==> inputs of v32 <==
==> flow/design.v <==
module video_sync_generator(reset,
                            vga_clk,
                            blank_n,
                            HS,
                            VS);
input reset;
input vga_clk;
output reg blank_n;
output reg HS;
output reg VS;
parameter hori_line  = 800;                           
parameter hori_back  = 144;
parameter hori_front = 16;
parameter vert_line  = 525;
parameter vert_back  = 34;
parameter vert_front = 11;
parameter H_sync_cycle = 96;
parameter V_sync_cycle = 2;
reg [10:0] h_cnt;
reg [9:0]  v_cnt;
wire cHD,cVD,cDEN,hori_valid,vert_valid;
always@(posedge vga_clk,posedge reset)
begin
  if (reset)
  begin
     h_cnt<=11'd0;
     v_cnt<=10'd0;
  end
    else
    begin
      if (h_cnt==hori_line-1)
      begin 
         h_cnt<=11'd0;
         if (v_cnt==vert_line-1)
            v_cnt<=10'd0;
         else
            v_cnt<=v_cnt+1;
      end
      else
         h_cnt<=h_cnt+1;
    end
end
assign cHD = (h_cnt<H_sync_cycle)?1'b0:1'b1;
assign cVD = (v_cnt<V_sync_cycle)?1'b0:1'b1;
assign hori_valid = (h_cnt<(hori_line-hori_front)&& h_cnt>=hori_back)?1'b1:1'b0;
assign vert_valid = (v_cnt<(vert_line-vert_front)&& v_cnt>=vert_back)?1'b1:1'b0;
assign cDEN = hori_valid && vert_valid;
always@(posedge vga_clk)
begin
  HS<=cHD;
  VS<=cVD;
  blank_n<=cDEN;
end
endmodule
module mem_saida_seq(
    input [18:0] endereco,
    output [23:0] data_out);
wire [9:0] px = endereco % 19'd640;
wire [8:0] py = endereco / 19'd640;
wire faixa = ((py / 9'd10) % 2'd2) == 1'b1;  
reg [2:0] pixel;
always @(*) begin
    if (px < 10'd120 || px >= 10'd520)
        pixel = 3'b011;                        
    else if (px < 10'd128 || px >= 10'd512)
        pixel = faixa ? 3'b100 : 3'b111;       
    else if (px == 10'd223 || px == 10'd319 || px == 10'd414)
        pixel = 3'b111;                        
    else
        pixel = 3'b000;                        
end
assign data_out[23:16] = {8{pixel[2]}};  
assign data_out[15:8]  = {8{pixel[1]}};  
assign data_out[7:0]   = {8{pixel[0]}};  
endmodule
module draw_dynamic_cars(
input clk,
    input [18:0] addr,         
    input [23:0] bgr_data_in,
    input [5:0] CAR_WIDTH,
    input [5:0] CAR_HEIGHT,
    input [10:0] SCREEN_WIDTH,
    input [9:0] SCREEN_HEIGHT,
    input [9:0] car_user_x,
    input [8:0] CAR_USER_Y,            
    input [9:0] car2_x,               
    input [9:0] car2_y,               
    input [9:0] car3_x,               
    input [9:0] car3_y,
    input SHOW_CARS,
    output reg [23:0] bgr_data_out           
);
    wire [9:0] pixel_x = addr % SCREEN_WIDTH;
    wire [8:0] pixel_y = addr / SCREEN_WIDTH;
    always @(posedge clk) begin
		if (SHOW_CARS) begin
        	if (pixel_x >= car_user_x && pixel_x < car_user_x + CAR_WIDTH &&
            	    pixel_y >= CAR_USER_Y && pixel_y < CAR_USER_Y + CAR_HEIGHT) begin
			if (pixel_y <= (CAR_USER_Y + 1) && ((pixel_x <= (car_user_x + 4) &&
			    pixel_x >= (car_user_x + 3)) || (pixel_x <= (car_user_x + 19) && pixel_x >= (car_user_x + 18))))
				bgr_data_out = 24'hFFFFFF;
			else if ((pixel_y <= CAR_USER_Y + 10) && (pixel_y >= CAR_USER_Y + 7) && 
				(pixel_x <= car_user_x + 17) && (pixel_x >= car_user_x + 5))
				bgr_data_out = 24'hFFFFFF;
			else if ((pixel_y <= CAR_USER_Y + 29) && (pixel_y >= CAR_USER_Y + 27) && 
				(pixel_x <= car_user_x + 16) && (pixel_x >= car_user_x + 6))
				bgr_data_out = 24'hFFFFFF;
			else if (pixel_x == car_user_x + 2 || pixel_x == car_user_x + 3 ||
				 pixel_x == car_user_x + 19 || pixel_x == car_user_x + 20) begin
				if ((pixel_x == car_user_x + 2 || pixel_x == car_user_x + 20) && ((pixel_y <= CAR_USER_Y + 23)&&
				(pixel_y >= CAR_USER_Y + 13)))
				bgr_data_out = 24'hFFFFFF;
				else if ((pixel_x == car_user_x + 3 || pixel_x == car_user_x + 19) && ((pixel_y <= CAR_USER_Y + 24)&&
				(pixel_y >= CAR_USER_Y + 12)))
				bgr_data_out = 24'hFFFFFF;
				else bgr_data_out = 24'h007BFF;
			end
			else if (((pixel_y <= CAR_USER_Y + 6) && (pixel_y >= CAR_USER_Y + 3)) || 
				((pixel_y <= CAR_USER_Y + 32) && (pixel_y >= CAR_USER_Y + 29))) begin
				if (pixel_x == car_user_x || pixel_x == (car_user_x + CAR_WIDTH - 1)) 
					bgr_data_out = 24'h555555;
				else bgr_data_out = 24'h007BFF;
			end
			else if (((pixel_y == CAR_USER_Y) || (pixel_y == (CAR_USER_Y + CAR_HEIGHT - 1))) &&
    			   ((pixel_x == car_user_x) || (pixel_x == (car_user_x + CAR_WIDTH - 1)))) begin
    				bgr_data_out = 24'h000000;
			end
			else bgr_data_out = 24'h007BFF;
        	end
		else if ((pixel_y == CAR_USER_Y + 8) && (pixel_x == (car_user_x - 1) || pixel_x == (car_user_x + CAR_WIDTH))) 
			bgr_data_out = 24'h007BFF;
        	else if (pixel_x >= car2_x && pixel_x < car2_x + CAR_WIDTH &&
                	pixel_y >= car2_y && pixel_y < car2_y + CAR_HEIGHT && car2_y > 0) begin
			begin
				if (pixel_y <= (car2_y + 1) && ((pixel_x <= (car2_x + 4) &&
			    	    pixel_x >= (car2_x + 3)) || (pixel_x <= (car2_x + 19) && pixel_x >= (car2_x + 18))))
					bgr_data_out = 24'hFFFFFF;
				else if ((pixel_y <= car2_y + 10) && (pixel_y >= car2_y + 7) && 
				        (pixel_x <= car2_x + 17) && (pixel_x >= car2_x + 5))
					bgr_data_out = 24'hFFFFFF;
				else if ((pixel_y <= car2_y + 29) && (pixel_y >= car2_y + 27) && 
				        (pixel_x <= car2_x + 16) && (pixel_x >= car2_x + 6))
					bgr_data_out = 24'hFFFFFF;
				else if (pixel_x == car2_x + 2 || pixel_x == car2_x + 3 ||
				 	pixel_x == car2_x + 19 || pixel_x == car2_x + 20) begin
					if ((pixel_x == car2_x + 2 || pixel_x == car2_x + 20) && ((pixel_y <= car2_y + 23)&&
				   	   (pixel_y >= car2_y + 13)))
						bgr_data_out = 24'hFFFFFF;
					else if ((pixel_x == car2_x + 3 || pixel_x == car2_x + 19) && ((pixel_y <= car2_y + 24)&&
				        	(pixel_y >= car2_y + 12)))
						bgr_data_out = 24'hFFFFFF;
					else bgr_data_out = 24'hFF4500;
				end
				else if (((pixel_y <= car2_y + 6) && (pixel_y >= car2_y + 3)) || 
					((pixel_y <= car2_y + 32) && (pixel_y >= car2_y + 29))) begin
					if (pixel_x == car2_x || pixel_x == (car2_x + CAR_WIDTH - 1)) 
						bgr_data_out = 24'h555555;
					else bgr_data_out = 24'hFF4500;
				end
				else if (((pixel_y == car2_y) || (pixel_y == (car2_y + CAR_HEIGHT - 1))) &&
    			   		((pixel_x == car2_x) || (pixel_x == (car2_x + CAR_WIDTH - 1)))) begin
    					bgr_data_out = 24'h000000;
				end
				else bgr_data_out = 24'hFF4500;
			end
        	end
		else if ((pixel_y == car2_y + 8) && (pixel_x == (car2_x - 1) || pixel_x == (car2_x + CAR_WIDTH))) 
			bgr_data_out = 24'hFF4500;
        	else if (pixel_x >= car3_x && pixel_x < car3_x + CAR_WIDTH &&
                	pixel_y >= car3_y && pixel_y < car3_y + CAR_HEIGHT) begin
			if (pixel_y <= (car3_y + 1) && ((pixel_x <= (car3_x + 4) &&
			   pixel_x >= (car3_x + 3)) || (pixel_x <= (car3_x + 19) && pixel_x >= (car3_x + 18))))
				bgr_data_out = 24'hFFFFFF;
			else if ((pixel_y <= car3_y + 10) && (pixel_y >= car3_y + 7) && 
				(pixel_x <= car3_x + 17) && (pixel_x >= car3_x + 5))
				bgr_data_out = 24'hFFFFFF;
			else if ((pixel_y <= car3_y + 29) && (pixel_y >= car3_y + 27) && 
				(pixel_x <= car3_x + 16) && (pixel_x >= car3_x + 6))
				bgr_data_out = 24'hFFFFFF;
			else if (pixel_x == car3_x + 2 || pixel_x == car3_x + 3 ||
				 pixel_x == car3_x + 19 || pixel_x == car3_x + 20) begin
				if ((pixel_x == car3_x + 2 || pixel_x == car3_x + 20) && ((pixel_y <= car3_y + 23)&&
				  (pixel_y >= car3_y + 13)))
					bgr_data_out = 24'hFFFFFF;
				else if ((pixel_x == car3_x + 3 || pixel_x == car3_x + 19) && ((pixel_y <= car3_y + 24)&&
				        (pixel_y >= car3_y + 12)))
					bgr_data_out = 24'hFFFFFF;
				else bgr_data_out = 24'hFF4500;
			end
			else if (((pixel_y <= car3_y + 6) && (pixel_y >= car3_y + 3)) || 
				((pixel_y <= car3_y + 32) && (pixel_y >= car3_y + 29))) begin
				if (pixel_x == car3_x || pixel_x == (car3_x + CAR_WIDTH - 1)) 
					bgr_data_out = 24'h555555;
				else bgr_data_out = 24'hFF4500;
			end
			else if (((pixel_y == car3_y) || (pixel_y == (car3_y + CAR_HEIGHT - 1))) &&
    			   	((pixel_x == car3_x) || (pixel_x == (car3_x + CAR_WIDTH - 1)))) begin
    				bgr_data_out = 24'h000000;
			end
			else bgr_data_out = 24'hFF4500;
        	end
		else if ((pixel_y == car3_y + 8) && (pixel_x == (car3_x - 1) || pixel_x == (car3_x + CAR_WIDTH))) 
			bgr_data_out = 24'hFF4500;
		else bgr_data_out = bgr_data_in;
		end
		else bgr_data_out = bgr_data_in;
    end
endmodule
module enduro_video(iRST_n,
                    iVGA_CLK,
                    show_cars,
                    car_user_x,
                    car2_x,
                    car2_y,
                    car3_x,
                    car3_y,
                    oBLANK_n,
                    oHS,
                    oVS,
                    b_data,
                    g_data,
                    r_data);
input iRST_n;
input iVGA_CLK;
input show_cars;
input [9:0] car_user_x;
input [9:0] car2_x;
input [9:0] car2_y;
input [9:0] car3_x;
input [9:0] car3_y;
output reg oBLANK_n;
output reg oHS;
output reg oVS;
output [7:0] b_data;
output [7:0] g_data;
output [7:0] r_data;
wire rst;
reg [18:0] ADDR;
wire [9:0] SCREEN_HEIGHT;
wire [10:0] SCREEN_WIDTH;
wire [5:0] CAR_WIDTH, CAR_HEIGHT;
wire [8:0] CAR_USER_Y;
wire [23:0] BGR_data_out;
assign SCREEN_HEIGHT = 10'd480;
assign SCREEN_WIDTH = 11'd640;
assign CAR_WIDTH = 6'd23;
assign CAR_HEIGHT = 6'd36;
assign CAR_USER_Y = SCREEN_HEIGHT - CAR_HEIGHT;
wire [23:0] bgr_data_raw;
wire cBLANK_n,cHS,cVS;
assign rst = ~iRST_n;
video_sync_generator LTM_ins (.vga_clk(iVGA_CLK),
                              .reset(rst),
                              .blank_n(cBLANK_n),
                              .HS(cHS),
                              .VS(cVS));
always@(posedge iVGA_CLK, negedge iRST_n)
begin
  if (!iRST_n)
     ADDR<=19'd0;
  else if (cHS==1'b0 && cVS==1'b0)
     ADDR<=19'd0;
  else if (cBLANK_n==1'b1)
     ADDR<=ADDR+1;
end
    draw_dynamic_cars draw_cars(
			.clk(iVGA_CLK),
        .addr(ADDR),
        .bgr_data_in(bgr_data_raw),
        .bgr_data_out(BGR_data_out),
			.SHOW_CARS(show_cars),
        .CAR_WIDTH(CAR_WIDTH),
        .CAR_HEIGHT(CAR_HEIGHT),
        .SCREEN_WIDTH(SCREEN_WIDTH),
        .SCREEN_HEIGHT(SCREEN_HEIGHT),
			.CAR_USER_Y(CAR_USER_Y),
        .car_user_x(car_user_x),
        .car2_x(car2_x),
        .car2_y(car2_y),
        .car3_x(car3_x),
        .car3_y(car3_y)
    );
mem_saida_seq memu0 (
    .endereco(ADDR),
	.data_out(bgr_data_raw)
);
assign b_data = BGR_data_out[7:0];
assign g_data = BGR_data_out[15:8];
assign r_data = BGR_data_out[23:16];
always@(posedge iVGA_CLK)
begin
  oHS<=cHS;
  oVS<=cVS;
  oBLANK_n<=cBLANK_n;
end
endmodule
==> flow/run.sh <==
#!/bin/bash
# the make line also repeats each setting of config.mk as NAME=value (left out here)
make -C /OpenROAD-flow-scripts/flow DESIGN_CONFIG=/design/flow/config.mk WORK_HOME=/design/flow/orfs CLKGATE_MAP_FILE= finish
==> flow/config.mk <==
export PLATFORM = sky130hd
export DESIGN_NAME = enduro_video
export DESIGN_NICKNAME = enduro_video
export VERILOG_FILES = /design/flow/design.v
export SDC_FILE = /design/flow/constraint.sdc
export NUM_CORES = 4
export LEC_CHECK = 0
export CAP_MARGIN = 20
export CORE_MARGIN = 2
export CORE_UTILIZATION = 72
export CTS_CLUSTER_DIAMETER = 233
export CTS_CLUSTER_SIZE = 100
export HOLD_SLACK_MARGIN = -0.08
export PLACE_DENSITY = 0.37
export SETUP_SLACK_MARGIN = 1.72
export SLEW_MARGIN = 20
==> flow/constraint.sdc <==
create_clock -name core_clock -period 7.16 [get_ports {iVGA_CLK}]
set_input_delay 1.4320 -clock core_clock [delete_from_list [all_inputs] [get_ports {iVGA_CLK}]]
set_output_delay 1.4320 -clock core_clock [all_outputs]
set_load 0.01 [all_outputs]
==> inputs of v25, as changes to v32 <==
Settings changed: CELL_PAD_IN_SITES_GLOBAL_PLACEMENT set to 3, CORE_UTILIZATION 72 to 40, CTS_CLUSTER_DIAMETER 233 to 398, HOLD_SLACK_MARGIN -0.08 to not set, PLACE_DENSITY 0.37 to not set, SETUP_SLACK_MARGIN 1.72 to not set.
==> flow/constraint.sdc (replaced) <==
create_clock -name core_clock -period 15.0 [get_ports {iVGA_CLK}]
set_input_delay 3.0000 -clock core_clock [delete_from_list [all_inputs] [get_ports {iVGA_CLK}]]
set_output_delay 3.0000 -clock core_clock [all_outputs]
set_load 0.01 [all_outputs]
==> inputs of v37, as changes to v32 <==
Settings changed: ABC_AREA set to 0, CORE_UTILIZATION 72 to 65, CTS_CLUSTER_DIAMETER 233 to 285, HOLD_SLACK_MARGIN -0.08 to 0.23, PLACE_DENSITY 0.37 to 0.38, SETUP_SLACK_MARGIN 1.72 to not set.
==> flow/constraint.sdc (replaced) <==
create_clock -name core_clock -period 15.0 [get_ports {iVGA_CLK}]
set_input_delay 3.0000 -clock core_clock [delete_from_list [all_inputs] [get_ports {iVGA_CLK}]]
set_output_delay 3.0000 -clock core_clock [all_outputs]
set_load 0.01 [all_outputs]
==> inputs of v5, as changes to v32 <==
Settings changed: CORE_UTILIZATION 72 to 71, CTS_CLUSTER_DIAMETER 233 to not set, CTS_CLUSTER_SIZE 100 to 40, HOLD_SLACK_MARGIN -0.08 to not set, PLACE_DENSITY 0.37 to not set, SETUP_SLACK_MARGIN 1.72 to not set.
==> flow/constraint.sdc (replaced) <==
create_clock -name core_clock -period 11.7 [get_ports {iVGA_CLK}]
set_input_delay 2.3400 -clock core_clock [delete_from_list [all_inputs] [get_ports {iVGA_CLK}]]
set_output_delay 2.3400 -clock core_clock [all_outputs]
set_load 0.01 [all_outputs]
==> results <==
v32 completed with no timing, DRC or antenna violations. v5 ran to the end with no violations. v25 finished clean. v37 passed the timing, DRC and antenna checks.
The lowest first-iteration DRC count belongs to v25, the highest to v32.
Via count, lowest first: v25, v37, v5, v32.
In synthesized area, v25 and v5 do not differ.
Of v5 and v37, v5 has the higher combinational power (gap about 30%, measured against v37).
Of v37 and v25, v37 has the higher count of clock-buffer cells in the layout (gap 1).
Power figures rest on the tool's default switching activity, not on a simulated workload.
